<file path="config.mk">
export PLATFORM = sky130hd
export DESIGN_NAME = axi4_dut
export DESIGN_NICKNAME = axi4_dut
export VERILOG_FILES = /design/flow/design.v
export SDC_FILE = /design/flow/constraint.sdc
export NUM_CORES = 4
export LEC_CHECK = 0
export ABC_AREA = 1
export CAP_MARGIN = 20
export CORE_MARGIN = 2
export CORE_UTILIZATION = 72
export CTS_CLUSTER_SIZE = 10
export PLACE_DENSITY_LB_ADDON = 0.08
export SETUP_SLACK_MARGIN = -0.25
export SLEW_MARGIN = 20
</file>
<file path="constraint.sdc">
create_clock -name core_clock -period 3.8 [get_ports {ACLK}]
set_input_delay 0.7600 -clock core_clock [delete_from_list [all_inputs] [get_ports {ACLK}]]
set_output_delay 0.7600 -clock core_clock [all_outputs]
set_load 0.01 [all_outputs]
</file>
<file path="design.v">
`timescale 1ns/1ps
module axi_fifo #(
    parameter WIDTH     = 32,
    parameter DEPTH     = 16,
    parameter PTR_WIDTH = 4    
)(
    input  logic             clk,
    input  logic             resetn, 
    input  logic             push,
    input  logic [WIDTH-1:0] fifo_wdata,
    input  logic             pop,
    output wire  [WIDTH-1:0] fifo_rdata,
    output wire              fifo_full,
    output wire              fifo_empty
);
logic [WIDTH-1:0]   mem [DEPTH-1:0];
logic [PTR_WIDTH:0] wptr;
logic [PTR_WIDTH:0] rptr;
wire [PTR_WIDTH:0] fill_level;
wire               wrap;
always @(posedge clk) begin
    if (push && (!fifo_full)) begin
        mem[wptr[PTR_WIDTH-1:0]] <= fifo_wdata;
    end
end
always @(posedge clk or negedge resetn) begin
    if (!resetn) begin
        wptr <= {PTR_WIDTH+1{1'b0}};
    end else if (push && (!fifo_full)) begin
        wptr <= wptr + {{(PTR_WIDTH){1'b0}}, 1'b1};
    end
end
always @(posedge clk or negedge resetn) begin
    if (!resetn) begin
        rptr <= {PTR_WIDTH+1{1'b0}};
    end else if (pop && (!fifo_empty)) begin
        rptr <= rptr + {{(PTR_WIDTH){1'b0}}, 1'b1};
    end
end
assign wrap = wptr[PTR_WIDTH] ^ rptr[PTR_WIDTH];
assign fill_level = {wrap, wptr[PTR_WIDTH-1:0]} - {1'b0, rptr[PTR_WIDTH-1:0]};
assign fifo_full = (fill_level == DEPTH);
assign fifo_empty = (fill_level == {PTR_WIDTH+1{1'b0}});
assign fifo_rdata = mem[rptr[PTR_WIDTH-1:0]];
endmodule
`timescale 1ns/1ps
module axi4_dut 
   (
    input wire ACLK,
    input wire ARESETn,
    input wire [4-1:0] MEM_AWID,
    input wire [32-1:0] MEM_AWADDR,
    input wire [8-1:0] MEM_AWLEN,
    input wire [3-1:0] MEM_AWSIZE,
    input wire [2-1:0] MEM_AWBURST,
    input wire [1-1:0] MEM_AWLOCK,
    input wire [4-1:0] MEM_AWCACHE,
    input wire [3-1:0] MEM_AWPROT,
    input wire [4-1:0] MEM_AWQOS,
    input wire MEM_AWVALID,
    output wire MEM_AWREADY,
    input wire [32-1:0] MEM_WDATA,
    input wire [(32/8)-1:0] MEM_WSTRB,
    input wire MEM_WLAST,
    input wire MEM_WVALID,
    output wire MEM_WREADY,
    output wire [4-1:0] MEM_BID,
    output wire [2-1:0] MEM_BRESP,
    output wire MEM_BVALID,
    input wire MEM_BREADY,
    input wire [4-1:0] MEM_ARID,
    input wire [32-1:0] MEM_ARADDR,
    input wire [8-1:0] MEM_ARLEN,
    input wire [3-1:0] MEM_ARSIZE,
    input wire [2-1:0] MEM_ARBURST,
    input wire [1-1:0] MEM_ARLOCK,
    input wire [4-1:0] MEM_ARCACHE,
    input wire [3-1:0] MEM_ARPROT,
    input wire [4-1:0] MEM_ARQOS,
    input wire MEM_ARVALID,
    output wire MEM_ARREADY,
    output wire [4-1:0] MEM_RID,
    output wire [32-1:0] MEM_RDATA,
    output wire [2-1:0] MEM_RRESP,
    output wire MEM_RLAST,
    output wire MEM_RVALID,
    input wire MEM_RREADY
);
reg [32-1:0] reg_bank [0:32-1];
wire	aw_push;
wire	aw_pop;
wire	w_push;
wire	w_pop;
wire	ar_push;
wire	ar_pop;
wire	r_push;
wire	r_pop;
wire	b_push;
wire	b_pop;
wire	aw_fifo_full;
wire	aw_fifo_empty;
wire	w_fifo_full;
wire	w_fifo_empty;
wire	ar_fifo_full;
wire	ar_fifo_empty;
wire	r_fifo_full;
wire	r_fifo_empty;
wire	b_fifo_full;
wire	b_fifo_empty;
wire [(32 + 8 + 3 + 2 + 4 + 3 + 1 + 4 +  4 + 7  )-1:0] aw_fifo_wdata;
wire [(32 + 8 + 3 + 2 + 4 + 3 + 1 + 4 +  4 + 7  )-1:0] aw_fifo_rdata;
wire [( 32 + 8 + 3 + 2 + 4 + 3 +1 +4 +4 + 7 )-1:0] ar_fifo_wdata;
wire [( 32 + 8 + 3 + 2 + 4 + 3 +1 +4 +4 + 7 )-1:0] ar_fifo_rdata;
wire [(1 + (32/8) + 32 )-1:0]  w_fifo_wdata;
wire [(1 + (32/8) + 32 )-1:0]  w_fifo_rdata;
wire [( 32 + 2 + 4 + 2 )-1:0]  r_fifo_rdata;
wire [(2 + 4 )-1:0]  b_fifo_wdata;
wire [(2 + 4 )-1:0]  b_fifo_rdata;
reg [( 32 + 2 + 4 + 2 )-1:0] r_fifo_wdata;
reg [2-1:0] bresp_int;  
axi_fifo #(
    .WIDTH((32 + 8 + 3 + 2 + 4 + 3 + 1 + 4 +  4 + 7  )),
    .DEPTH(16),
    .PTR_WIDTH(4)
) aw_fifo (
    .clk(ACLK),
    .resetn(ARESETn),
    .push(aw_push),
    .fifo_wdata(aw_fifo_wdata),
    .pop(aw_pop),
    .fifo_rdata(aw_fifo_rdata),
    .fifo_full(aw_fifo_full),
    .fifo_empty(aw_fifo_empty)
);
assign aw_push = MEM_AWVALID && MEM_AWREADY && !aw_fifo_full;
assign MEM_AWREADY = !aw_fifo_full;
assign aw_pop = !aw_fifo_empty && !w_fifo_empty && !b_fifo_full;
assign aw_fifo_wdata = {MEM_AWID, MEM_AWADDR, MEM_AWLEN, {{1'b0}, MEM_AWSIZE}, {{2'b00}, MEM_AWBURST}, MEM_AWCACHE, {{1'b0}, MEM_AWPROT}, {{3'b000}, MEM_AWLOCK}, MEM_AWQOS};  
axi_fifo #(
    .WIDTH((1 + (32/8) + 32 )),
    .DEPTH(16),
    .PTR_WIDTH(4)
) w_fifo (
    .clk(ACLK),
    .resetn(ARESETn),
    .push(w_push),
    .fifo_wdata(w_fifo_wdata),
    .pop(w_pop),
    .fifo_rdata(w_fifo_rdata),
    .fifo_full(w_fifo_full),
    .fifo_empty(w_fifo_empty)
);
assign w_push = MEM_WVALID && MEM_WREADY && !w_fifo_full;
assign MEM_WREADY = !w_fifo_full;
assign w_pop = !w_fifo_empty && aw_pop;
assign w_fifo_wdata = {MEM_WLAST, MEM_WSTRB, MEM_WDATA};
axi_fifo #(
    .WIDTH((2 + 4 )),
    .DEPTH(16),
    .PTR_WIDTH(4)
) b_fifo (
    .clk(ACLK),
    .resetn(ARESETn),
    .push(b_push),
    .fifo_wdata(b_fifo_wdata),
    .pop(b_pop),
    .fifo_rdata(b_fifo_rdata),
    .fifo_full(b_fifo_full),
    .fifo_empty(b_fifo_empty)
);
assign b_push = w_pop && !b_fifo_full && aw_pop;
assign b_pop = MEM_BREADY && MEM_BVALID;
assign MEM_BVALID = !b_fifo_empty;
assign MEM_BID = b_fifo_rdata[(2 + 4 )-1:(2 + 4 )-4];
assign MEM_BRESP = b_fifo_rdata[(2 + 4 )-4-1:0];
assign b_fifo_wdata = {aw_fifo_rdata[(32 + 8 + 3 + 2 + 4 + 3 + 1 + 4 +  4 + 7  )-1:(32 + 8 + 3 + 2 + 4 + 3 + 1 + 4 +  4 + 7  )-4], bresp_int};
axi_fifo #(
    .WIDTH(( 32 + 8 + 3 + 2 + 4 + 3 +1 +4 +4 + 7 )),
    .DEPTH(16),
    .PTR_WIDTH(4)
) ar_fifo (
    .clk(ACLK),
    .resetn(ARESETn),
    .push(ar_push),
    .fifo_wdata(ar_fifo_wdata),
    .pop(ar_pop),
    .fifo_rdata(ar_fifo_rdata),
    .fifo_full(ar_fifo_full),
    .fifo_empty(ar_fifo_empty)
);
assign ar_push = MEM_ARVALID && MEM_ARREADY && !ar_fifo_full;  
assign MEM_ARREADY = !ar_fifo_full;
assign ar_pop = !ar_fifo_empty && !r_fifo_full;
assign ar_fifo_wdata = {MEM_ARID, MEM_ARADDR, MEM_ARLEN, {{1'b0}, MEM_ARSIZE}, {{2'b00}, MEM_ARBURST}, MEM_ARCACHE, {{1'b0}, MEM_ARPROT}, {{3'b000}, MEM_ARLOCK}, MEM_ARQOS};
axi_fifo #(
    .WIDTH(( 32 + 2 + 4 + 2 )),
    .DEPTH(16),
    .PTR_WIDTH(4)
) r_fifo (
    .clk(ACLK),
    .resetn(ARESETn),
    .push(r_push),
    .fifo_wdata(r_fifo_wdata),
    .pop(r_pop),
    .fifo_rdata(r_fifo_rdata),
    .fifo_full(r_fifo_full),
    .fifo_empty(r_fifo_empty)
);
assign r_push = ar_pop && !r_fifo_full;
assign r_pop = MEM_RREADY && MEM_RVALID;
assign MEM_RVALID = !r_fifo_empty;
assign MEM_RID = r_fifo_rdata[( 32 + 2 + 4 + 2 )-1:2+2+32];
assign MEM_RDATA = r_fifo_rdata[32-1:0];
assign MEM_RRESP = r_fifo_rdata[2+2+32-1:32];
assign MEM_RLAST = 1'b1;
always @(posedge ACLK or negedge ARESETn) begin
    if (!ARESETn) begin
        integer i;
        for (i = 0; i < 32; i = i + 1) begin
            reg_bank[i] <= {32{1'b0}};
        end
    end else begin
        if (aw_pop && w_pop) begin
            if (aw_fifo_rdata[(32 + 8 + 3 + 2 + 4 + 3 + 1 + 4 +  4 + 7  )-5:32] >= 32'h00000000 && aw_fifo_rdata[(32 + 8 + 3 + 2 + 4 + 3 + 1 + 4 +  4 + 7  )-5:32] <= 32'h0000001F) begin
                reg_bank[aw_fifo_rdata[(32 + 8 + 3 + 2 + 4 + 3 + 1 + 4 +  4 + 7  )-5:32]] <= w_fifo_rdata[32-1:0];
            end
        end
    end
end
always @(*) begin
    bresp_int = 2'b00;
    if (aw_pop && w_pop) begin
        if (aw_fifo_rdata[(32 + 8 + 3 + 2 + 4 + 3 + 1 + 4 +  4 + 7  )-5:32] >= 32'h00000000 && aw_fifo_rdata[(32 + 8 + 3 + 2 + 4 + 3 + 1 + 4 +  4 + 7  )-5:32] <= 32'h0000001F) begin
            bresp_int = 2'b00;  
        end else begin
            bresp_int = 2'b11;  
        end
    end
end
always @(*) begin
    r_fifo_wdata = {( 32 + 2 + 4 + 2 ){1'b0}};
    if (!ARESETn) begin
        r_fifo_wdata = {( 32 + 2 + 4 + 2 ){1'b0}};
    end else begin
        if (ar_pop) begin
            if (ar_fifo_rdata[( 32 + 8 + 3 + 2 + 4 + 3 +1 +4 +4 + 7 )-5:32] >= 32'h00000000 && ar_fifo_rdata[( 32 + 8 + 3 + 2 + 4 + 3 +1 +4 +4 + 7 )-5:32] <= 32'h0000001F) begin
                r_fifo_wdata = {ar_fifo_rdata[( 32 + 8 + 3 + 2 + 4 + 3 +1 +4 +4 + 7 )-1:( 32 + 8 + 3 + 2 + 4 + 3 +1 +4 +4 + 7 )-4], {{2'b00}, 2'b00}, reg_bank[ar_fifo_rdata[( 32 + 8 + 3 + 2 + 4 + 3 +1 +4 +4 + 7 )-5:32]]};
            end else begin
                r_fifo_wdata = {ar_fifo_rdata[( 32 + 8 + 3 + 2 + 4 + 3 +1 +4 +4 + 7 )-1:( 32 + 8 + 3 + 2 + 4 + 3 +1 +4 +4 + 7 )-4], {{2'b00}, 2'b11}, {32{1'b0}}};  
            end
        end
    end
end
endmodule
</file>
<file path="run.sh">
#!/bin/bash
# the make line also repeats each setting of config.mk as NAME=value (left out here)
make -C /OpenROAD-flow-scripts/flow DESIGN_CONFIG=/design/flow/config.mk WORK_HOME=/design/flow/orfs CLKGATE_MAP_FILE= finish
</file>
==> results of run 1 <==
==> layer usage <==
| metal | up-vias | track usage, % | part of all wire (%) |
|---|---|---|---|
| met5 | - | 0.0237 | 0.028 |
| met4 | 18 | 28.1 | 7.3 |
| met3 | 2157 | 10.8 | 13 |
| met2 | 9558 | 67.4 | 46 |
| met1 | 55000 | 56.2 | 33 |
| li1 | 47800 | - | - |
==> metrics by stage <==
step | cell area (sq um) | util (%) | setup TNS (ns) | cells | power (mW)
6_report | 165000 | 83.2 | -282.04 | 16400 | 141
3_3_place_gp | 152000 | 77.1 | -62.66 | 15700 | 100
3_5_place_dp | 152000 | 77.1 | -124.94 | 15700 | 102
5_1_grt | 165000 | 83.2 | -306.14 | 16300 | 144
4_1_cts | 164000 | 83.0 | -96.86 | 16300 | 137
2_1_floorplan | 144000 | - | -798.32 | 13300 | 75.4
==> final cells by class <==
| type | instances | area, sq um |
|---|---|---|
| Antenna cell | 7 | 17.5 |
| Clock buffer | 557 | 10600 |
| Clock inverter | 8 | 77.6 |
| Fill cell | 10200 | 33100 |
| Inverter | 277 | 1140 |
| Multi-Input combinational cell | 8554 | 42100 |
| Sequential cell | 3410 | 97100 |
| Tap cell | 2640 | 3300 |
| Timing Repair Buffer | 888 | 10100 |
| Timing Repair inverter | 10 | 75.1 |
==> repair_timing <==
action | in CTS | in global routing
endpoints found under the setup margin | 443 | 665
endpoints found under the hold margin | 34 | 0
hold buffers | 1 | 0
buffers inserted | 25 | 9
gates resized | 74 | 153
pin swaps | 8 | 15
cloned | 16 | 7
==> notes.md, run 1 <==
State of the implementation.

- The number of flip-flops and latches in the synthesized netlist is about 3,400, for reference.
- Ranked by total cell area, the synthesized netlist is headed by sky130_fd_sc_hd__edfxtp_1 49%, sky130_fd_sc_hd__dfrtp_1 19%, sky130_fd_sc_hd__nand2_1 8.4%.
- The biggest combinational cell group after synthesis is simple AND/OR/NAND/NOR gates, for reference.
- The final weighted congestion recorded by global placement is between 0.9 and 1.
- The yosys cell count is around 13,000, for reference.
- The run finished, with violations left.
- Dividing the detail-routed wire length by the instance count gives roughly 28 um.
- The total of warnings raised by yosys is 6, for reference.
- The max-slew violation total from the final report is 0, for reference.
- The detailed placement HPWL is 245,000 um, for reference.
- The setup slack of the worst register-to-register path is -0.64 ns, for reference.
- Once routing completed, OpenROAD measured the worst setup slack at -0.641 ns.
- The final route contains 115,000 vias.
- The data arrival time of the critical path is 5.15 ns, for reference.
- The post-synthesis sequential area ratio is approximately two thirds, for reference.
- Summing the areas of all fa, ha and maj instances in the mapped netlist gives less than 1% of the synthesized area.
- After detailed routing, the number of remaining DRC violations is 0.
- The simple logic cell fraction of the synthesized area is between 20% and 30%, for reference.
- The analysis attributes to net switching a power of between 60 and 70 mW.
- The longest clock path from root to sink contains 4 buffers.
- Sequential power for this build is approximately 46 mW.
- The share of the clock period used by the worst path is 117%, for reference.
- Yosys reports that the most numerous cell types are 3,226 x sky130_fd_sc_hd__nand2_1, 2,336 x sky130_fd_sc_hd__edfxtp_1, 1,460 x sky130_fd_sc_hd__nand4_1, 1,406 x sky130_fd_sc_hd__nor2_1, 1,074 x sky130_fd_sc_hd__dfrtp_1.
- The total of endpoints with negative setup slack in the final report is 1,001, for reference.
- The switching portion of total power comes to 43.8%.
- The pin count of the biggest net entering global routing is 180, for reference.
- The number of warnings in the stage logs is about 130, for reference.
- The power in combinational cells is roughly 62 mW, for reference.
- The worst VDD IR drop from the latest analysis is ~0.0010 V.
- In this run the critical register-to-register path is launched from ar_fifo.rptr[0].
- The startpoint class of the critical path is a register, for reference.
- In this design, the largest share of critical-path delay is due to simple AND/OR/NAND/NOR gates.
- The clock tree from TritonCTS is yes, for reference.
- The element type at the critical path end is a register, for reference.
- For this run the top cell type by instance count after synthesis was sky130_fd_sc_hd__nand2_1.
- Counting flops with a built-in enable in the synthesized netlist gives 2,336.
- Headroom to the max-slew limit came out at 24.7%.
- The global-route usage over all layers is between 40% and 50%, for reference.
- The floorplan core density is 72.6%, for reference.
- The cell-mix breakdown from Yosys lists the compound-gate area share as 5.40%.
- The report lists the cells along the critical path as buf_12, nor2_1, nor2_1, o21ai_1, o21ai_0, nand2_1, nand2_2, inv_1, nand2_8, buf_4, buf_4, nand4_1, nand2_1, nor2_1, nand2_1, nor2_1, nand3_1, nand2_1, inv_1, buf_12.
- The type of the setup path with the least slack is reg2reg, for reference.
- The number of maximum-capacitance violations recorded for the run is 0.
- The total number of H-tree levels is 5, for reference.
- After layout, the minimum clock period comes to about 4.4 ns.
- The cell-mix breakdown from Yosys lists the XOR/XNOR area share as less than 1%.
- The placeable core area is just under 0.2 sq mm, for reference.
- The overall die area is 0.203 sq mm, for reference.
- Setup slack on the worst path after placement came out at -0.407 ns.
- Walking the critical path from launch to capture passes 20 cell instances.
- The clock network burns 23.6% of the power.
- The number of unique standard cell types used by synthesis is approximately 50, for reference.
- The dominant register cell in the synthesized netlist is sky130_fd_sc_hd__edfxtp_1, for reference.
- The static leakage is 67.8 nW, for reference.
- Max fanout on the critical path was recorded as 66.
- The final worst clock skew is between 0.1 and 0.15 ns, for reference.
- The number of antenna violations at the first check in global routing is 14, for reference.
- The horizontal die dimension is ~450 um, for reference.
- The script logs the ratio of routed vias to standard cells as 7.01.
- Of the total power, combinational logic draws 44.1%.
- For this run, the chip area from Yosys synthesis comes to approximately 0.14 sq mm.
- The transition at the pin with the smallest max-transition slack is about 1.1 ns, for reference.
- Nets still carrying antenna violations after routing amount to 0.
- The final wirelength is between 400,000 and 500,000 um, for reference.
- The required time of the critical path is around 4.5 ns, for reference.
- The final timing report lists a hold violation count of 0.
- The boundary pin count is 216, for reference.
- The report lists the number of standard-cell rows as approximately 160.
- As reported, the later end of the worst-skew pair has a clock insertion delay of roughly 1 ns.
- The terminus of the critical flop-to-flop path is r_fifo.mem[4][24], for reference.
- For this run, the top clock speed supported by timing is ~230 MHz.
- The first-pass GRT wire length is 674,000 um, for reference.
- The CTS report gives the tree buffer count as slightly below 400.
- The number of global-route vias before repair came to 113,000.
- The layout checks failed on setup timing.
- The part of the power in registers is 32.3%, for reference.
- The finished design was reported to have a net count of approximately 14,000.
- The cell type that accounts for the most area after synthesis is sky130_fd_sc_hd__edfxtp_1.
- The die is between 400 and 500 um tall.
- The count of input and output buffers is roughly 160, for reference.
- The average footprint of a synthesized cell is 10.7 sq um, for reference.
- The path class of the tightest hold or removal check is in2async.
- The initial DRC count is between 20,000 and 25,000, for reference.
- The internal power contribution is roughly 79 mW, for reference.
- The slowest cell on the critical path is sky130_fd_sc_hd__dfrtp_4, for reference.
- The proportion of register bits with asynchronous set or reset after synthesis is between 30% and 40%, for reference.
- The critical path's largest stage delay is approximately 0.52 ns, for reference.
- The most critical setup path has its startpoint at ar_fifo.rptr[0].
- Global routing finished with a remaining overflow of 0.
- Setup repair after global routing could not meet its margin everywhere.
- The number of nets in the synthesized netlist is 13,600, for reference.
- The flow reported a cell area power density of around 860 mW/mm^2.
- Per the CTS log, the root buffer master is sky130_fd_sc_hd__clkbuf_16.
- The clock input transition at the sequential cells of the worst setup and hold paths is about 0.070 ns, for reference.
- The endpoint of the most critical setup path is r_fifo.mem[4][24], for reference.
- The cell count after synthesis is ~13,000, for reference.
- The total clock sinks is approximately 3,400, for reference.
- The post-synthesis to final-layout area growth is 14.7%, for reference.
- The number of buffers and inverters on the critical path is 6.
- The group with the largest share of power is combinational cells, for reference.
- The mapped netlist covers approximately 0.14 sq mm.
- Measured in cells, the most critical reg-to-reg path has a length of 20.
- The synthesized design devotes to its leading area cell type about half of total area.
- The worst hold slack after final layout is 0.278 ns, for reference.
- The number of optimization iterations in the first detailed-route pass is 9, for reference.
- The power of the clock network is between 30 and 40 mW, for reference.
- Of the post-synthesis cell area, the part taken by muxes is 0.0140%.
==> run 2, diff against run 1 <==
- ABC_AREA: 1 -> default
- CAP_MARGIN: 20 -> 15
- CTS_CLUSTER_SIZE: 10 -> default
- PLACE_DENSITY_LB_ADDON: 0.08 -> default
- SETUP_SLACK_MARGIN: -0.25 -> 1.0
- clock period: 3.8 -> 3.93 ns (I/O delays scaled with it)
==> run 2 against run 1 <==
  * The layout still fails its checks (setup timing)
  * Sequential power up 5.5%
  * Clock power down 2%
  * Critical path depth down 5
  * Sequential share of layout area up 1.7 points
  * Cell count down 34%
  * Global-route usage up 0.87 points
  * Non-clock buffer count up 18
  * Power down 5.8%
  * Sequential cell count unchanged
  * Clock skew down 0.022 ns
  * Critical path type unchanged
  * Largest power group unchanged
==> notes.md, run 2 <==
State of the implementation.

- The number of antenna violations at the first check in global routing is 22 (was 14), for reference.
- The number of nets in the synthesized netlist is 7,425 (was 13,600), for reference.
- The total of warnings raised by yosys came to 6 (unchanged).
- The max-slew violation total from the final report was 0 (unchanged).
- The horizontal die dimension is 435 um (was 450 um), for reference.
- The worst setup path startpoint is ar_fifo.rptr[0] (unchanged).
- The root buffer cell is sky130_fd_sc_hd__clkbuf_16 (unchanged).
- The cell count after synthesis is 7,214 (was 13,300).
- The power consumption is 133 mW (was 141 mW), for reference.
- The global-route usage over all layers is 44.7% (was 43.8%), for reference.
- The dominant register cell in the synthesized netlist is sky130_fd_sc_hd__edfxtp_1 (unchanged).
- The detailed placement HPWL came to 209,000 um (was 245,000 um).
- The sum of buffers and inverters on the critical path came to 7 (was 6).
- The terminus of the critical flop-to-flop path is r_fifo.mem[11][13] (was r_fifo.mem[4][24]), for reference.
- The setup slack of the worst register-to-register path came to -0.96 ns (was -0.64 ns).
- The most frequent cell on the critical path is sky130_fd_sc_hd__buf_4, for reference.
- The average footprint of a synthesized cell is 18.5 sq um (was 10.7 sq um), for reference.
- The slowest cell on the critical path was sky130_fd_sc_hd__a221oi_2 (was sky130_fd_sc_hd__dfrtp_4).
- The simple logic cell fraction of the synthesized area was 3.75% (was 22.2%).
- The number of flip-flops and latches in the synthesized netlist came to 3,410 (unchanged).
- The part of the power in registers is 36.1% (was 32.3%).
- The combinational share of power is 39.4% (was 44.1%).
- The number of warnings in the stage logs is 130 (was 128).
- The number of logic stages on the critical path including buffering came to 15 (was 20).
- The required time of the critical path came to 4.65 ns (was 4.51 ns).
- The total congestion overflow after global routing is 0 (unchanged), for reference.
- The clock input transition at the sequential cells of the worst setup and hold paths was 0.07 ns (about the same).
- The startpoint class of the critical path is a register (unchanged), for reference.
- The worst setup slack after layout was -0.961 ns (was -0.641 ns).
- The number of clock buffers inserted by TritonCTS is 339 (was 393), for reference.
- The number of synthesized flops with an enable pin is 2,336 (unchanged).
- The final hold violation count is 0 (unchanged), for reference.
- The power dissipated in sequential cells is 48.0 mW (was 45.5 mW), for reference.
- The per-cell via count in the routed design is 7.70 (was 7.01).
- The overall die area is 0.189 sq mm (was 0.203 sq mm), for reference.
- The transition at the pin with the smallest max-transition slack was 1.19 ns (was 1.13 ns).
- The final wirelength is 432,000 um (was 452,000 um), for reference.
- The static leakage was 60.5 nW (was 67.8 nW).
- The most common cell in the netlist was sky130_fd_sc_hd__edfxtp_1 (was sky130_fd_sc_hd__nand2_1).
- The clock tree from TritonCTS is yes (unchanged), for reference.
- The number of antenna-violating nets in the routed design is 0 (unchanged), for reference.
- The internal power contribution is 83.5 mW (was 79.2 mW).
- The final standard cell count with taps included and fillers excluded came to 10,700 (was 16,400).
- The peak clock frequency supported by timing was 204 MHz (was 225 MHz).
- The die height is 435 um (was 450 um).
- The placeable core area is 0.185 sq mm (was 0.198 sq mm), for reference.
- The initial DRC count is 14,200 (was 20,200).
- The post-synthesis cell area is 0.134 sq mm (was 0.143 sq mm), for reference.
- The type of the setup path with the least slack is reg2reg (unchanged), for reference.
- The count of fill cells added during filler insertion is 7,114 (was 10,200), for reference.
- The count of vias placed by the detailed router is 82,700 (was 115,000), for reference.
- The yosys cell count is 7,214 (was 13,300), for reference.
- The total clock sinks is 3,410 (unchanged).
- The first-pass GRT wire length is 600,000 um (was 674,000 um), for reference.
- The fraction of post-synthesis cell area in the top cell type by area is 52.5% (was 48.9%), for reference.
- The clock share of power is 24.5% (was 23.6%), for reference.
- The switching power as a share of total power is 37.2% (was 43.8%).
- The family with the most delay on the worst path is AND-OR/OR-AND gates (was simple AND/OR/NAND/NOR gates), for reference.
- The share of synthesized area spent on multiplexers was 17.2% (was 0.0140%).
- The biggest fanout along the worst timing path is 10 (was 66).
- Most frequent cells after synthesis: 2,336 x sky130_fd_sc_hd__edfxtp_1, 1,074 x sky130_fd_sc_hd__dfrtp_1, 704 x sky130_fd_sc_hd__mux2_2, 451 x sky130_fd_sc_hd__mux4_2, 349 x sky130_fd_sc_hd__mux2_1 (was 3,226 x sky130_fd_sc_hd__nand2_1, 2,336 x sky130_fd_sc_hd__edfxtp_1, 1,460 x sky130_fd_sc_hd__nand4_1, 1,406 x sky130_fd_sc_hd__nor2_1, 1,074 x sky130_fd_sc_hd__dfrtp_1).
- The pin count of the biggest net entering global routing is 163 (was 180), for reference.
- The final worst clock skew came to 0.0833 ns (was 0.105 ns).
- The worst slew margin relative to its limit is 20.5% (was 24.7%).
- The placed cell count was 9,960 (was 15,700).
- Sequence of cells on the critical path: buf_12, buf_6, mux2i_2, a22o_1, or3_1, buf_4, o32ai_4, buf_12, and2_0, buf_4, buf_4, a221oi_2, nand4_1, o221a_4, clkbuf_16 (was buf_12, nor2_1, nor2_1, o21ai_1, o21ai_0, nand2_1, nand2_2, inv_1, nand2_8, buf_4, buf_4, nand4_1, nand2_1, nor2_1, nand2_1, nor2_1, nand3_1, nand2_1, inv_1, buf_12).
- The number of global-route vias before repair is 83,700 (was 113,000), for reference.
- The worst-case clock buffer depth is 4 (unchanged).
- The number of maximum-capacitance constraint violations is 0 (unchanged), for reference.
- The worst vdd rail ir drop came to 0.00174 V (was 0.00102 V).
- The critical path's largest stage delay is 0.72 ns (was 0.52 ns).
- The element type at the critical path end is a register (unchanged).
- The synthesized-area fraction occupied by adder cells was 0.421% (was 0.393%).
- The clock latency of the later-clocked register in the worst-skew pair is 1.02 ns (was 1.03 ns), for reference.
- The origin of the critical flop-to-flop path is ar_fifo.rptr[0] (unchanged).
- The total of endpoints with negative setup slack in the final report is 1,054 (was 1,001), for reference.
- The power in combinational cells is 52.3 mW (was 62.2 mW), for reference.
- The number of remaining DRC errors came to 0 (unchanged).
- The worst hold slack after final layout is 0.370 ns (was 0.278 ns), for reference.
- The post-synthesis to final-layout area growth is 19.7% (was 14.7%), for reference.
- The data arrival time of the critical path is 5.61 ns (was 5.15 ns), for reference.
- The count of cells along the worst register-to-register path came to 15 (was 20).
- The biggest combinational cell group after synthesis is multiplexers (was simple AND/OR/NAND/NOR gates), for reference.
- The share of the clock period used by the worst path is 124% (was 117%), for reference.
- The number of unique standard cell types used by synthesis is 92 (was 50), for reference.
- The xor and xnor area share after synthesis was 0.341% (was 0.354%).
- The floorplan core density is 72.3% (was 72.6%), for reference.
- Result of the run: finished with violations (unchanged).
- The register cell area after layout is 0.0971 sq mm (about the same), for reference.
- The combinational gate area was 0.0377 sq mm (was 0.0421 sq mm).
- The power of the clock network is 32.5 mW (was 33.3 mW).
- The switching power is 49.4 mW (was 61.8 mW), for reference.
- The count of input and output buffers was 159 (unchanged).
- The group with the largest share of power is combinational cells (unchanged), for reference.
- The type of the tightest min-delay check is in2async (unchanged), for reference.
- Top cells by area in the synthesized netlist: sky130_fd_sc_hd__edfxtp_1 53%, sky130_fd_sc_hd__dfrtp_1 20%, sky130_fd_sc_hd__mux4_2 7.6% (was sky130_fd_sc_hd__edfxtp_1 49%, sky130_fd_sc_hd__dfrtp_1 19%, sky130_fd_sc_hd__nand2_1 8.4%).
- The final-stage net count is 8,191 (was 13,700), for reference.
- The boundary pin count is 216 (unchanged), for reference.
- The number of rows in the core area is 158 (was 163), for reference.
- The total cell area reported by yosys after synthesis is 0.134 sq mm (was 0.143 sq mm).
- The area fraction in compound gates after synthesis is 4.01% (was 5.40%), for reference.
- The number of optimization iterations in the first detailed-route pass was 8 (was 9).
- The cell type contributing the most total cell area after synthesis is sky130_fd_sc_hd__edfxtp_1 (unchanged).
- RSZ-0062 raised after global routing: true (unchanged).
- The ratio of total power to cell area is 830 mW/mm^2 (was 857 mW/mm^2).
- The average wire per standard cell is 40.3 um (was 27.6 um), for reference.
- The time the final worst path needs with I/O delays and setup was 4.89 ns (was 4.44 ns).
- The proportion of register bits with asynchronous set or reset after synthesis is 31.5% (unchanged), for reference.
- The total number of H-tree levels is 5 (unchanged), for reference.
- Layout Check Fail Reasons: setup timing (unchanged).
- The placement-stage worst setup slack is -0.428 ns (was -0.407 ns), for reference.
- The routability congestion estimate came to 0.916 (was 0.965).
- The endpoint of the most critical setup path is r_fifo.mem[11][13] (was r_fifo.mem[4][24]), for reference.
- The post-synthesis sequential area ratio is 72.6% (was 67.6%), for reference.
[run 2: layout make-up]
type / instances / area share (%)
multi-input cells: 3289 / 23.6
well taps: 2480 / 1.94
flip-flops and latches: 3410 / 60.7
clock inverters: 146 / 0.812
diodes: 8 / 0.0125
clock buffers: 455 / 5.83
repair buffers: 906 / 7.08
inverters: 34 / 0.0985
[run 2: metrics by stage]
stage | cell area (sq um) | utilization (%) | setup TNS (ns)
2_1_floorplan | 135000 | - | 0
3_3_place_gp | 146000 | 78.8 | -78.57
3_5_place_dp | 146000 | 78.8 | -100.99
4_1_cts | 159000 | 85.8 | -15.72
5_1_grt | 160000 | 86.5 | -179.74
6_report | 160000 | 86.5 | -197.97
[run 2: repair_timing]
item,4_1_cts,5_1_grt
endpoints found under the setup margin,3941,3995
gates resized,425,186
hold endpoints to repair,27,0
cloned,16,7
pin swaps,37,48
hold buffers,1,0
setup buffers,95,40
[run 2: layer usage]
layer  GRT usage, %  vias to the layer above  part of all wire (%)
met5          0.126                        -                 0.034
met4           25.9                       20                   7.8
met3           10.7                     2179                    13
met2           70.4                     8035                    47
met1           57.7                    41800                    32
li1               -                    30600                     -
==> run 3, diff against run 2 <==
- ABC_AREA: default -> 0
- CAP_MARGIN: 15 -> 20
- CORE_ASPECT_RATIO: default -> 0.52
- CORE_UTILIZATION: 72 -> 57
- CTS_CLUSTER_SIZE: default -> 37
- GPL_ROUTABILITY_DRIVEN: default -> 0
- GPL_TIMING_DRIVEN: default -> 1
- HOLD_SLACK_MARGIN: default -> -0.07
- MIN_ROUTING_LAYER: default -> met1
- SETUP_SLACK_MARGIN: 1.0 -> 0.64
- TNS_END_PERCENT: default -> 35
- clock period: 3.93 -> 4.63 ns (I/O delays scaled with it)
==> run 3 against run 2 <==
  * The run now finishes clean
  * Global-route usage down 12 points
  * Design area down 1.2%
  * Sequential power down 17%
  * Wire length down 6.9%
  * Clock-buffer cell count down 58
  * Critical path type unchanged
  * Critical endpoint is now r_fifo.mem[6][23]
  * Largest cell class unchanged
  * Largest power group unchanged
==> notes.md, run 3 <==
State of the implementation.

- The switching power came to 40.1 mW (was 49.4 mW).
- The internal power contribution is 67.5 mW (was 83.5 mW), for reference.
- The post-layout instance area came to 0.158 sq mm (was 0.160 sq mm).
- The power dissipated in sequential cells is 40.0 mW (was 48.0 mW), for reference.
- The boundary pin count is 216 (unchanged), for reference.
- The synthesized-area fraction occupied by adder cells is 0.421% (unchanged).
- The number of clock buffers inserted by TritonCTS is 302 (was 339), for reference.
- The type of the setup path with the least slack is reg2reg (unchanged).
- The worst-case clock buffer depth was 4 (unchanged).
- The placement-stage worst setup slack is 0.0111 ns (was -0.428 ns), for reference.
- The startpoint class of the critical path is a register (unchanged), for reference.
- The share of the clock period used by the worst path came to 94.2% (was 124%).
- The average footprint of a synthesized cell is 18.5 sq um (unchanged), for reference.
- The number of remaining DRC errors is 0 (unchanged), for reference.
- The clock latency of the later-clocked register in the worst-skew pair is 0.88 ns (was 1.02 ns).
- The post-synthesis cell area came to 0.134 sq mm (unchanged).
- The met3 wirelength from detailed routing is 56,800 um (was 54,000 um), for reference.
- The peak clock frequency supported by timing came to 229 MHz (was 204 MHz).
- The slowest cell on the critical path is sky130_fd_sc_hd__nand4_1 (was sky130_fd_sc_hd__a221oi_2).
- The yosys cell count was 7,214 (unchanged).
- The count of cells along the worst register-to-register path is 14 (was 15).
- The static leakage was 59.2 nW (was 60.5 nW).
- The die height came to 353 um (was 435 um).
- The most frequent cell on the critical path is sky130_fd_sc_hd__buf_4 (unchanged), for reference.
- The first-pass GRT wire length was 551,000 um (was 600,000 um).
- The ratio of total power to cell area is 681 mW/mm^2 (was 830 mW/mm^2), for reference.
- The combinational share of power is 39.7% (was 39.4%), for reference.
- The share of synthesized area spent on multiplexers is 17.2% (unchanged).
- The final-stage net count was 8,079 (was 8,191).
- The xor and xnor area share after synthesis came to 0.341% (unchanged).
- The total congestion overflow after global routing is 0 (unchanged), for reference.
- The clock share of power is 23.1% (was 24.5%), for reference.
- The transition at the pin with the smallest max-transition slack is 1.23 ns (was 1.19 ns), for reference.
- The proportion of register bits with asynchronous set or reset after synthesis came to 31.5% (unchanged).
- The data arrival time of the critical path is 4.98 ns (was 5.61 ns), for reference.
- The cell count after synthesis is 7,214 (unchanged), for reference.
- Top cells by area in the synthesized netlist: sky130_fd_sc_hd__edfxtp_1 53%, sky130_fd_sc_hd__dfrtp_1 20%, sky130_fd_sc_hd__mux4_2 7.6% (unchanged).
- The worst setup path startpoint is ar_fifo.rptr[0] (unchanged), for reference.
- The biggest fanout along the worst timing path was 11 (was 10).
- The number of logic stages on the critical path including buffering is 14 (was 15), for reference.
- Most frequent cells after synthesis: 2,336 x sky130_fd_sc_hd__edfxtp_1, 1,074 x sky130_fd_sc_hd__dfrtp_1, 704 x sky130_fd_sc_hd__mux2_2, 451 x sky130_fd_sc_hd__mux4_2, 349 x sky130_fd_sc_hd__mux2_1 (unchanged).
- The total number of H-tree levels was 5 (unchanged).
- The number of maximum-capacitance constraint violations is 0 (unchanged), for reference.
- The worst vdd rail ir drop is 0.000617 V (was 0.00174 V), for reference.
- The clock input transition at the sequential cells of the worst setup and hold paths is 0.07 ns (about the same), for reference.
- The number of optimization iterations in the first detailed-route pass is 6 (was 8), for reference.
- The cell type contributing the most total cell area after synthesis is sky130_fd_sc_hd__edfxtp_1 (unchanged), for reference.
- The simple logic cell fraction of the synthesized area came to 3.75% (unchanged).
- The required time of the critical path is 5.25 ns (was 4.65 ns), for reference.
- The average wire per standard cell is 35.8 um (was 40.3 um), for reference.
- The post-synthesis to final-layout area growth is 18.2% (was 19.7%), for reference.
- The switching power as a share of total power came to 37.3% (was 37.2%).
- The element type at the critical path end is a register (unchanged), for reference.
- The overall die area came to 0.238 sq mm (was 0.189 sq mm).
- The per-cell via count in the routed design is 6.79 (was 7.70).
- The max-slew violation total from the final report is 0 (unchanged).
- The standard cell area after detailed placement came to 0.143 sq mm (was 0.146 sq mm).
- The type of the tightest min-delay check is in2async (unchanged), for reference.
- The number of rows in the core area is 128 (was 158).
- The final wirelength is 402,000 um (was 432,000 um), for reference.
- RSZ-0062 raised after global routing: true (unchanged).
- The biggest combinational cell group after synthesis is multiplexers (unchanged), for reference.
- The final hold violation count is 0 (unchanged), for reference.
- The detailed placement HPWL is 238,000 um (was 209,000 um).
- The total negative setup slack is 0 ns (was -197.97 ns), for reference.
- The pin count of the biggest net entering global routing is 175 (was 163), for reference.
- The origin of the critical flop-to-flop path is ar_fifo.rptr[0] (unchanged), for reference.
- The clock tree from TritonCTS was yes (unchanged).
- The initial DRC count is 10,900 (was 14,200), for reference.
- The time the final worst path needs with I/O delays and setup is 4.36 ns (was 4.89 ns).
- The part of the power in registers is 37.2% (was 36.1%), for reference.
- The count of input and output buffers is 159 (unchanged), for reference.
- The total clock sinks is 3,410 (unchanged), for reference.
- The routed length on met1 is 181,000 um (was 139,000 um), for reference.
- The terminus of the critical flop-to-flop path is r_fifo.mem[6][23] (was r_fifo.mem[11][13]), for reference.
- The number of global-route vias before repair is 73,200 (was 83,700).
- The endpoint of the most critical setup path is r_fifo.mem[6][23] (was r_fifo.mem[11][13]), for reference.
- The fraction of post-synthesis cell area in the top cell type by area is 52.5% (unchanged), for reference.
- The worst setup slack after layout came to 0.267 ns (was -0.961 ns).
- Sequence of cells on the critical path: buf_4, buf_6, mux4_2, mux2i_4, mux2i_4, buf_4, nor3_2, buf_4, a22oi_1, o22a_1, nand4_1, o221a_4, buf_12, clkbuf_16 (was buf_12, buf_6, mux2i_2, a22o_1, or3_1, buf_4, o32ai_4, buf_12, and2_0, buf_4, buf_4, a221oi_2, nand4_1, o221a_4, clkbuf_16).
- The dominant register cell in the synthesized netlist was sky130_fd_sc_hd__edfxtp_1 (unchanged).
- The count of vias placed by the detailed router is 76,200 (was 82,700).
- The number of unique standard cell types used by synthesis is 92 (unchanged).
- The total of endpoints with negative setup slack in the final report is 0 (was 1,054).
- The floorplan core density is 57.2% (was 72.3%), for reference.
- The area fraction in compound gates after synthesis came to 4.01% (unchanged).
- The setup slack of the worst register-to-register path came to 0.27 ns (was -0.96 ns).
- The number of nets in the synthesized netlist was 7,425 (unchanged).
- The number of synthesized flops with an enable pin is 2,336 (unchanged), for reference.
- The placeable core area was 0.234 sq mm (was 0.185 sq mm).
- The total of warnings raised by yosys came to 6 (unchanged).
- The power consumption is 108 mW (was 133 mW), for reference.
- The number of antenna violations at the first check in global routing came to 27 (was 22).
- The highest metal layer used by the detailed router is met5 (unchanged), for reference.
- The power in combinational cells was 42.7 mW (was 52.3 mW).
- The worst slew margin relative to its limit is 18.3% (was 20.5%), for reference.
- The horizontal die dimension was 675 um (was 435 um).
- The critical path's largest stage delay is 0.56 ns (was 0.72 ns), for reference.
- The number of antenna-violating nets in the routed design is 0 (unchanged), for reference.
- The number of warnings in the stage logs was 116 (was 130).
- The final worst clock skew is 0.0412 ns (was 0.0833 ns), for reference.
- The global-route usage over all layers is 32.8% (was 44.7%), for reference.
- Result of the run: finished clean (was finished with violations).
- The count of fill cells added during filler insertion is 15,200 (was 7,114).
- The number of flip-flops and latches in the synthesized netlist is 3,410 (unchanged).
- The root buffer cell is sky130_fd_sc_hd__clkbuf_16 (unchanged), for reference.
- The power of the clock network is 24.9 mW (was 32.5 mW), for reference.
- The family with the most delay on the worst path was buffers and inverters (was AND-OR/OR-AND gates).
- The sum of buffers and inverters on the critical path is 6 (was 7), for reference.
- The most common cell in the netlist is sky130_fd_sc_hd__edfxtp_1 (unchanged), for reference.
- The group with the largest share of power was combinational cells (unchanged).
- The total cell area reported by yosys after synthesis is 0.134 sq mm (unchanged), for reference.
- The post-synthesis sequential area ratio is 72.6% (unchanged), for reference.
- The met2 layer wire length in the routed design is 156,000 um (was 205,000 um), for reference.
[run 3: layout make-up]
| class | count | area [sq um] | share of cell area (%) |
|---|---|---|---|
| sequential | 3410 | 97100 | 61.4 |
| clock buffer | 397 | 8280 | 5.24 |
| clock inverter | 131 | 1180 | 0.747 |
| timing repair buffer | 829 | 10100 | 6.40 |
| antenna | 9 | 22.5 | 0.0143 |
| inverter | 34 | 144 | 0.0911 |
| tap | 3120 | 3900 | 2.47 |
| multi-input combinational | 3291 | 37300 | 23.6 |
[run 3: through the flow]
stage | utilization, % | hold WS (ns) | std cells
3_3_place_gp | 61.4 | 0.466 | 10400
5_1_grt | 67.6 | 0.103 | 11200
6_report | 67.7 | 0.0829 | 11200
3_5_place_dp | 61.5 | 0.473 | 10400
2_1_floorplan | - | 0.456 | 7214
4_1_cts | 66.3 | 0.139 | 11100
[run 3: per-layer routing]
layer  up-vias  global-route usage [%]
met5         -                       0
met4        23                    5.66
met3       574                    11.3
met2      4445                    41.3
met1     40800                    55.1
li1      30400                       -
[run 3: what timing repair did]
| action | 4_1_cts | 5_1_grt |
|---|---|---|
| endpoints found under the setup margin | 2507 | 1756 |
| hold buffers | 0 | 0 |
| gates cloned | 15 | 27 |
| buffers inserted | 81 | 120 |
| pin swaps | 25 | 85 |
| gates resized | 253 | 307 |
==> run 4, diff against run 3 <==
- ABC_AREA: 0 -> default
- CORE_ASPECT_RATIO: 0.52 -> default
- CORE_UTILIZATION: 57 -> 58
- CTS_CLUSTER_DIAMETER: default -> 246
- CTS_CLUSTER_SIZE: 37 -> 25
- GPL_ROUTABILITY_DRIVEN: 0 -> default
- GPL_TIMING_DRIVEN: 1 -> default
- HOLD_SLACK_MARGIN: -0.07 -> default
- MIN_ROUTING_LAYER: met1 -> default
- PLACE_DENSITY_LB_ADDON: default -> 0.26
- SETUP_SLACK_MARGIN: 0.64 -> 0.17
- TNS_END_PERCENT: 35 -> default
- clock period: 4.63 -> 4.0 ns (I/O delays scaled with it)
==> run 4 against run 3 <==
  * Clock skew is 0.0036 ns higher
  * Largest power group is now registers
  * Via count is 4.5% lower
  * Fmax is 7.5% higher
  * Register-to-register slack worse by 0.32 ns
  * Non-clock buffer count is 4 lower
  * Wire length is 15% lower
  * Synthesized area stayed put
  * Critical path depth stayed put
  * Now fails the layout checks on setup timing
  * Sequential share of layout area is 2.2 points higher
==> notes.md, run 4 <==
State of the implementation.

- Result of the run: finished with violations (was finished clean).
- Failing layout checks were recorded as setup timing.
- The startpoint class of the critical path was a register (unchanged).
- The routability congestion estimate is slightly below 0.9, for reference.
- The element type at the critical path end is a register (unchanged).
- The cell type contributing the most total cell area after synthesis is sky130_fd_sc_hd__edfxtp_1 (unchanged), for reference.
- The worst setup slack after layout is -0.0575 ns (was 0.267 ns), for reference.
- The total of warnings raised by yosys came to 6 (unchanged).
- The critical path's largest stage delay is 0.52 ns (was 0.56 ns), for reference.
- The type of the tightest min-delay check is in2async (unchanged), for reference.
- The number of remaining DRC errors is 0 (unchanged), for reference.
- The number of optimization iterations in the first detailed-route pass is 8 (was 6).
- The cell count after synthesis was 7,214 (unchanged).
- The number of global-route vias before repair is 74,000 (was 73,200), for reference.
- The number of maximum-capacitance constraint violations was 0 (unchanged).
- The post-synthesis sequential area ratio was 72.6% (unchanged).
- The worst setup path startpoint was ar_fifo.rptr[0] (unchanged).
- The worst slew margin relative to its limit is 29.8% (was 18.3%), for reference.
- The dominant register cell in the synthesized netlist is sky130_fd_sc_hd__edfxtp_1 (unchanged).
- Most frequent cells after synthesis: 2,336 x sky130_fd_sc_hd__edfxtp_1, 1,074 x sky130_fd_sc_hd__dfrtp_1, 704 x sky130_fd_sc_hd__mux2_2, 451 x sky130_fd_sc_hd__mux4_2, 349 x sky130_fd_sc_hd__mux2_1 (unchanged).
- The fraction of post-synthesis cell area in the top cell type by area came to 52.5% (unchanged).
- The share of the core filled with cells in the final layout is 66.4% (was 67.7%), for reference.
- The peak clock frequency supported by timing came to 246 MHz (was 229 MHz).
- The power in combinational cells is 45.2 mW (was 42.7 mW), for reference.
- The number of flip-flops and latches in the synthesized netlist is 3,410 (unchanged), for reference.
- The power of the clock network was 18.2 mW (was 24.9 mW).
- The floorplan core density is 58.2% (was 57.2%).
- The count of cells along the worst register-to-register path came to 14 (unchanged).
- The slowest cell on the critical path is sky130_fd_sc_hd__dfrtp_4 (was sky130_fd_sc_hd__nand4_1), for reference.
- The number of rows in the core area came to 176 (was 128).
- The final worst clock skew is 0.0449 ns (was 0.0412 ns), for reference.
- The count of fill cells added during filler insertion is 14,900 (was 15,200), for reference.
- The total of endpoints with negative setup slack in the final report came to 100 (was 0).
- The biggest fanout along the worst timing path is 8 (was 11), for reference.
- The xor and xnor area share after synthesis is 0.341% (unchanged), for reference.
- The register cell area after layout is 0.0971 sq mm (about the same), for reference.
- The type of the setup path with the least slack was reg2reg (unchanged).
- The combinational share of power was 41.3% (was 39.7%).
- The pin count of the biggest net entering global routing is 173 (was 175), for reference.
- The most common cell in the netlist is sky130_fd_sc_hd__edfxtp_1 (unchanged).
- The number of clock buffers inserted by TritonCTS is 154 (was 302).
- The sum of buffers and inverters on the critical path is 6 (unchanged), for reference.
- The final-stage net count is 7,928 (was 8,079).
- The final standard cell count with taps included and fillers excluded came to 10,800 (was 11,200).
- The clock latency of the later-clocked register in the worst-skew pair is 0.89 ns (was 0.88 ns), for reference.
- The boundary pin count was 216 (unchanged).
- The per-cell via count in the routed design is 6.71 (was 6.79), for reference.
- The static leakage is 56.7 nW (was 59.2 nW).
- The yosys cell count came to 7,214 (unchanged).
- The endpoint of the most critical setup path is r_fifo.mem[11][14] (was r_fifo.mem[6][23]), for reference.
- The count of input and output buffers is 159 (unchanged), for reference.
- The initial DRC count is 8,867 (was 10,900), for reference.
- The share of the clock period used by the worst path is 101% (was 94.2%), for reference.
- The most frequent cell on the critical path is sky130_fd_sc_hd__buf_12 (was sky130_fd_sc_hd__buf_4), for reference.
- The number of synthesized flops with an enable pin came to 2,336 (unchanged).
- The share of synthesized area spent on multiplexers came to 17.2% (unchanged).
- The terminus of the critical flop-to-flop path was r_fifo.mem[11][14] (was r_fifo.mem[6][23]).
- RSZ-0062 raised after global routing: true (unchanged).
- The data arrival time of the critical path is 4.69 ns (was 4.98 ns), for reference.
- The number of antenna violations at the first check in global routing is 14 (was 27), for reference.
- The combinational gate area is 0.0369 sq mm (was 0.0373 sq mm), for reference.
- The number of logic stages on the critical path including buffering came to 14 (unchanged).
- The horizontal die dimension came to 484 um (was 675 um).
- The placeable core area is 0.229 sq mm (was 0.234 sq mm), for reference.
- The number of antenna-violating nets in the routed design is 0 (unchanged), for reference.
- The switching power as a share of total power was 36.6% (was 37.3%).
- Top cells by area in the synthesized netlist: sky130_fd_sc_hd__edfxtp_1 53%, sky130_fd_sc_hd__dfrtp_1 20%, sky130_fd_sc_hd__mux4_2 7.6% (unchanged).
- The part of the power in registers is 42.1% (was 37.2%), for reference.
- The proportion of register bits with asynchronous set or reset after synthesis came to 31.5% (unchanged).
- The detailed placement HPWL was 200,000 um (was 238,000 um).
- The ratio of total power to cell area is 719 mW/mm^2 (was 681 mW/mm^2).
- The overall die area came to 0.234 sq mm (was 0.238 sq mm).
- The root buffer cell is sky130_fd_sc_hd__clkbuf_16 (unchanged), for reference.
- The origin of the critical flop-to-flop path is ar_fifo.rptr[0] (unchanged), for reference.
- The switching power was 40.1 mW (about the same).
- The clock tree from TritonCTS is yes (unchanged), for reference.
- The max-slew violation total from the final report is 0 (unchanged), for reference.
- The count of vias placed by the detailed router came to 72,800 (was 76,200).
- The final wirelength was 340,000 um (was 402,000 um).
- The total negative setup slack is -2.62 ns (was 0 ns), for reference.
- The area fraction in compound gates after synthesis is 4.01% (unchanged).
- The clock input transition at the sequential cells of the worst setup and hold paths was 0.10 ns (was 0.07 ns).
- The transition at the pin with the smallest max-transition slack came to 1.05 ns (was 1.23 ns).
- The placed cell count came to 10,500 (was 10,400).
- The biggest combinational cell group after synthesis is multiplexers (unchanged).
- The total clock sinks came to 3,410 (unchanged).
- The time the final worst path needs with I/O delays and setup is 4.06 ns (was 4.36 ns), for reference.
- The die height is 484 um (was 353 um), for reference.
- The number of unique standard cell types used by synthesis is 92 (unchanged), for reference.
- The clock share of power is 16.6% (was 23.1%).
- The final hold violation count came to 0 (unchanged).
- The number of nets in the synthesized netlist is 7,425 (unchanged), for reference.
- The global-route usage over all layers is 28.8% (was 32.8%).
- The number of warnings in the stage logs came to 115 (was 116).
- The total congestion overflow after global routing is 0 (unchanged), for reference.
- The total cell area reported by yosys after synthesis came to 0.134 sq mm (unchanged).
- The first-pass GRT wire length came to 496,000 um (was 551,000 um).
- The total number of H-tree levels is 4 (was 5), for reference.
- The average footprint of a synthesized cell is 18.5 sq um (unchanged).
- The post-synthesis cell area is 0.134 sq mm (unchanged), for reference.
- Sequence of cells on the critical path: buf_8, buf_12, buf_6, mux4_2, nand2_4, and4_4, buf_12, nor2_4, buf_12, a22o_1, a221o_1, or4_4, o221a_4, clkbuf_16 (was buf_4, buf_6, mux4_2, mux2i_4, mux2i_4, buf_4, nor3_2, buf_4, a22oi_1, o22a_1, nand4_1, o221a_4, buf_12, clkbuf_16).
- The internal power contribution came to 69.5 mW (was 67.5 mW).
- The group with the largest share of power is registers (was combinational cells).
- The power dissipated in sequential cells was 46.1 mW (was 40.0 mW).
- The required time of the critical path came to 4.64 ns (was 5.25 ns).
- The average wire per standard cell is 31.3 um (was 35.8 um), for reference.
- The setup slack of the worst register-to-register path is -0.06 ns (was 0.27 ns), for reference.
- The worst vdd rail ir drop was 0.00110 V (was 0.000617 V).
- The worst-case clock buffer depth was 3 (was 4).
- The family with the most delay on the worst path is simple AND/OR/NAND/NOR gates (was buffers and inverters).
- The post-synthesis to final-layout area growth was 14.1% (was 18.2%).
- The simple logic cell fraction of the synthesized area is 3.75% (unchanged), for reference.
- The synthesized-area fraction occupied by adder cells is 0.421% (unchanged).
[run 4: metal layers]
layer	track usage, %	vias to the layer above	part of all wire [%]
li1	-	29900	-
met1	40.3	38600	39
met2	46.7	3568	48
met3	4.61	728	8.4
met4	10.2	14	3.9
met5	0	-	0.026
[run 4: area by class of cell]
type	count	area share, %
clock inverters	16	0.259
repair buffers	825	6.53
multi-input cells	3292	24.2
clock buffers	239	2.74
diodes	5	0.00821
flip-flops and latches	3410	63.7
well taps	3026	2.48
inverters	34	0.0911
[run 4: what timing repair did]
action / in CTS / in global routing
gates resized: 369 / 95
pin swaps: 51 / 38
setup endpoints to repair: 1556 / 1574
hold endpoints to repair: 35 / 0
cloned: 15 / 6
buffers inserted: 71 / 39
hold buffers: 1 / 0
[run 4: through the flow]
step                      area (sq um)  hold WS (ns)  setup slack, ns  power [mW]
after floorplan                 134000         0.456          0.00484        67.9
after global placement          145000         0.465           -0.453        86.3
after detailed placement        145000         0.473           -0.467        87.5
after CTS                       151000         0.424        -0.000323         108
after global routing            152000         0.439          -0.0638         113
final                           152000         0.433          -0.0575         110
==> run 5, diff against run 4 <==
- CORE_ASPECT_RATIO: default -> 0.67
- CORE_UTILIZATION: 58 -> 21
- CTS_CLUSTER_DIAMETER: 246 -> default
- CTS_CLUSTER_SIZE: 25 -> default
- GPL_ROUTABILITY_DRIVEN: default -> 1
- PLACE_DENSITY_LB_ADDON: 0.26 -> 0.23
- SETUP_SLACK_MARGIN: 0.17 -> -0.49
- TNS_END_PERCENT: default -> 80
- clock period: 4.0 -> 4.86 ns (I/O delays scaled with it)
==> run 5 against run 4 <==
  * The layout still fails its checks (setup timing)
  * Largest power group unchanged
  * Die area rose to 2.7 times the previous value
  * Utilization fell by 41 points
  * Highest routed layer is now met4
  * Sequential cell count did not move
  * Register-to-register slack got worse by 0.03 ns
  * Synthesized cell count did not move
  * Synthesized area did not move
  * Design area rose by 6.1%
  * Clock-buffer cell count rose by 217
==> notes.md, run 5 <==
State of the implementation.

- The number of rows in the core area is 239 (was 176), for reference.
- The simple logic cell fraction of the synthesized area came to 3.75% (unchanged).
- The number of warnings in the stage logs came to 117 (was 115).
- The switching power as a share of total power was 36.5% (was 36.6%).
- The dominant register cell in the synthesized netlist is sky130_fd_sc_hd__edfxtp_1 (unchanged).
- Result of the run: finished with violations (unchanged).
- RSZ-0062 raised after global routing: true (unchanged).
- The worst setup path startpoint is ar_fifo.rptr[0] (unchanged).
- The number of nets in the synthesized netlist is 7,425 (unchanged), for reference.
- The horizontal die dimension was 978 um (was 484 um).
- The static leakage is 58.2 nW (was 56.7 nW), for reference.
- The xor and xnor area share after synthesis came to 0.341% (unchanged).
- The clock latency of the later-clocked register in the worst-skew pair is 1.01 ns (was 0.89 ns), for reference.
- The power of the clock network is 27.9 mW (was 18.2 mW).
- The endpoint of the most critical setup path is MEM_ARREADY (was r_fifo.mem[11][14]).
- The total of endpoints with negative setup slack in the final report is 99 (was 100), for reference.
- The part of the power in registers is 38.1% (was 42.1%), for reference.
- The worst slew margin relative to its limit is 17.8% (was 29.8%), for reference.
- The count of fill cells added during filler insertion is 63,700 (was 14,900), for reference.
- The die height is 657 um (was 484 um).
- Per the timing report, the achievable frequency comes out to about 200 MHz.
- The placement-stage worst setup slack is -0.161 ns (was -0.467 ns).
- The biggest fanout along the worst timing path is 24 (was 8), for reference.
- The post-synthesis cell area is 0.134 sq mm (unchanged).
- The proportion of register bits with asynchronous set or reset after synthesis is 31.5% (unchanged), for reference.
- The worst hold path startpoint is aw_fifo.wptr[4], for reference.
- The clock share of power is 27.8% (was 16.6%), for reference.
- The number of flip-flops and latches in the synthesized netlist is 3,410 (unchanged), for reference.
- The total number of H-tree levels came to 5 (was 4).
- The share of the clock period used by the worst path came to 103% (was 101%).
- The floorplan core density is 21.1% (was 58.2%), for reference.
- The slowest cell on the critical path is sky130_fd_sc_hd__dfrtp_4 (unchanged), for reference.
- The report gives the cell count of the worst hold path as 1.
- The clock input transition at the sequential cells of the worst setup and hold paths was 0.06 ns (was 0.10 ns).
- The fraction of post-synthesis cell area in the top cell type by area is 52.5% (unchanged).
- The critical path's largest stage delay was 0.72 ns (was 0.52 ns).
- The cell count after synthesis was 7,214 (unchanged).
- The worst-case clock buffer depth is 4 (was 3).
- The yosys cell count is 7,214 (unchanged).
- The final hold violation count is 0 (unchanged).
- The worst setup slack after layout is -0.135 ns (was -0.0575 ns), for reference.
- The total clock sinks came to 3,410 (unchanged).
- The count of vias placed by the detailed router is 71,800 (was 72,800).
- The post-synthesis to final-layout area growth is 21.1% (was 14.1%), for reference.
- The number of antenna-violating nets in the routed design was 0 (unchanged).
- The detailed placement HPWL is 250,000 um (was 200,000 um).
- The combinational share of power was 34.1% (was 41.3%).
- The data arrival time of the critical path was 4.02 ns (was 4.69 ns).
- The count of input and output buffers is 159 (unchanged).
- The average footprint of a synthesized cell is 18.5 sq um (unchanged), for reference.
- Hold analysis lists the worst path endpoint as aw_fifo.wptr[4].
- The ratio of total power to cell area is 619 mW/mm^2 (was 719 mW/mm^2), for reference.
- The group with the largest share of power is registers (unchanged), for reference.
- The type of the setup path with the least slack was reg2out (was reg2reg).
- The power dissipated in sequential cells is 38.1 mW (was 46.1 mW), for reference.
- The share of the core filled with cells in the final layout is 25.6% (was 66.4%), for reference.
- The number of logic stages on the critical path including buffering is 9 (was 14), for reference.
- The routed design could run at a clock period as short as ~5 ns.
- Top cells by area in the synthesized netlist: sky130_fd_sc_hd__edfxtp_1 53%, sky130_fd_sc_hd__dfrtp_1 20%, sky130_fd_sc_hd__mux4_2 7.6% (unchanged).
- The combinational gate area is 0.0358 sq mm (was 0.0369 sq mm), for reference.
- The transition at the pin with the smallest max-transition slack came to 1.23 ns (was 1.05 ns).
- The most common cell in the netlist is sky130_fd_sc_hd__edfxtp_1 (unchanged).
- The post-CTS repair timing setup buffer count is 0 (was 71).
- Most frequent cells after synthesis: 2,336 x sky130_fd_sc_hd__edfxtp_1, 1,074 x sky130_fd_sc_hd__dfrtp_1, 704 x sky130_fd_sc_hd__mux2_2, 451 x sky130_fd_sc_hd__mux4_2, 349 x sky130_fd_sc_hd__mux2_1 (unchanged).
- The required time of the critical path is 3.89 ns (was 4.64 ns), for reference.
- The final wirelength is 413,000 um (was 340,000 um), for reference.
- The terminus of the critical flop-to-flop path is r_fifo.mem[3][3] (was r_fifo.mem[11][14]).
- The synthesized-area fraction occupied by adder cells is 0.421% (unchanged), for reference.
- The number of global-route vias before repair came to 75,200 (was 74,000).
- The final-stage net count is 7,884 (was 7,928), for reference.
- The internal power contribution is 63.6 mW (was 69.5 mW), for reference.
- The register cell area after layout is 0.0971 sq mm (about the same), for reference.
- The cell type contributing the most total cell area after synthesis was sky130_fd_sc_hd__edfxtp_1 (unchanged).
- The sum of buffers and inverters on the critical path is 2 (was 6), for reference.
- The startpoint class of the critical path was a register (unchanged).
- The setup slack of the worst register-to-register path came to -0.09 ns (was -0.06 ns).
- The total congestion overflow after global routing was 0 (unchanged).
- The number of remaining DRC errors is 0 (unchanged), for reference.
- The switching power was 36.5 mW (was 40.1 mW).
- The number of unique standard cell types used by synthesis is 92 (unchanged).
- Sequence of cells on the critical path: buf_4, ha_1, nor2b_1, o21ai_0, a21bo_2, a22oi_1, nor2_1, nand2_1, clkdlybuf4s50_1 (was buf_8, buf_12, buf_6, mux4_2, nand2_4, and4_4, buf_12, nor2_4, buf_12, a22o_1, a221o_1, or4_4, o221a_4, clkbuf_16).
- The root buffer cell was sky130_fd_sc_hd__clkbuf_16 (unchanged).
- The final worst clock skew is 0.113 ns (was 0.0449 ns), for reference.
- The per-cell via count in the routed design is 4.37 (was 6.71).
- The origin of the critical flop-to-flop path was ar_fifo.rptr[0] (unchanged).
- The clock tree from TritonCTS is yes (unchanged), for reference.
- The number of maximum-capacitance constraint violations is 0 (unchanged), for reference.
- The area fraction in compound gates after synthesis is 4.01% (unchanged).
- The number of optimization iterations in the first detailed-route pass is 8 (unchanged), for reference.
- The number of antenna violations at the first check in global routing was 49 (was 14).
- The element type at the critical path end is an output port (was register), for reference.
- The number of synthesized flops with an enable pin was 2,336 (unchanged).
- The max-slew violation total from the final report is 0 (unchanged).
- The total cell area reported by yosys after synthesis came to 0.134 sq mm (unchanged).
- The total of warnings raised by yosys is 6 (unchanged).
- The post-synthesis sequential area ratio is 72.6% (unchanged), for reference.
- The family with the most delay on the worst path is buffers and inverters (was simple AND/OR/NAND/NOR gates).
- The first-pass GRT wire length is 584,000 um (was 496,000 um), for reference.
- The biggest combinational cell group after synthesis was multiplexers (unchanged).
- The worst vdd rail ir drop was 0.000649 V (was 0.00110 V).
- The count of cells along the worst register-to-register path was 12 (was 14).
- The placeable core area was 0.633 sq mm (was 0.229 sq mm).
- The power consumption came to 100 mW (was 110 mW).
- The routability congestion estimate is 0.779 (was 0.892), for reference.
- The overall die area came to 0.643 sq mm (was 0.234 sq mm).
- The power in combinational cells is 34.2 mW (was 45.2 mW), for reference.
- The initial DRC count was 6,698 (was 8,867).
- The average wire per standard cell was 25.2 um (was 31.3 um).
- The global-route usage over all layers was 12.5% (was 28.8%).
- The type of the tightest min-delay check is reg2reg (was in2async), for reference.
- Layout Check Fail Reasons: setup timing (unchanged).
- The share of synthesized area spent on multiplexers is 17.2% (unchanged).
- The pin count of the biggest net entering global routing came to 161 (was 173).
- The number of clock buffers inserted by TritonCTS came to 357 (was 154).
- The boundary pin count is 216 (unchanged).
-- run 5: area by class of cell --
cell class	count	area share (%)
timing repair buffer	582	3.94
sequential	3410	60.0
inverter	34	0.0797
antenna	9	0.0139
clock buffer	456	5.99
tap	8435	6.52
multi-input combinational	3288	22.1
clock inverter	191	1.32
-- run 5: layer usage --
metal  wire length [um]  track usage (%)  share of wire, %
met5                  0                0                 0
met4               8540             2.53               2.1
met3              22300             1.99               5.4
met2             183000             19.2                44
met1             199000             18.6                48
-- run 5: timing repair --
item,in CTS,in global routing
resized,0,1
setup endpoints to repair,0,1
hold endpoints to repair,8,0
hold buffers,1,0
-- run 5: stage by stage --
step           instance area [sq um]  setup TNS [ns]  std cells  hold slack, ns
3_3_place_gp                  150000           -7.31      15700           0.465
2_1_floorplan                 134000         -370.70       7214           0.456
3_5_place_dp                  150000           -5.81      15700           0.473
6_report                      162000           -4.66      16400           0.482
4_1_cts                       162000          -12.85      16400           0.421
5_1_grt                       162000          -34.12      16400           0.459
Power and IR drop assume default switching activity.
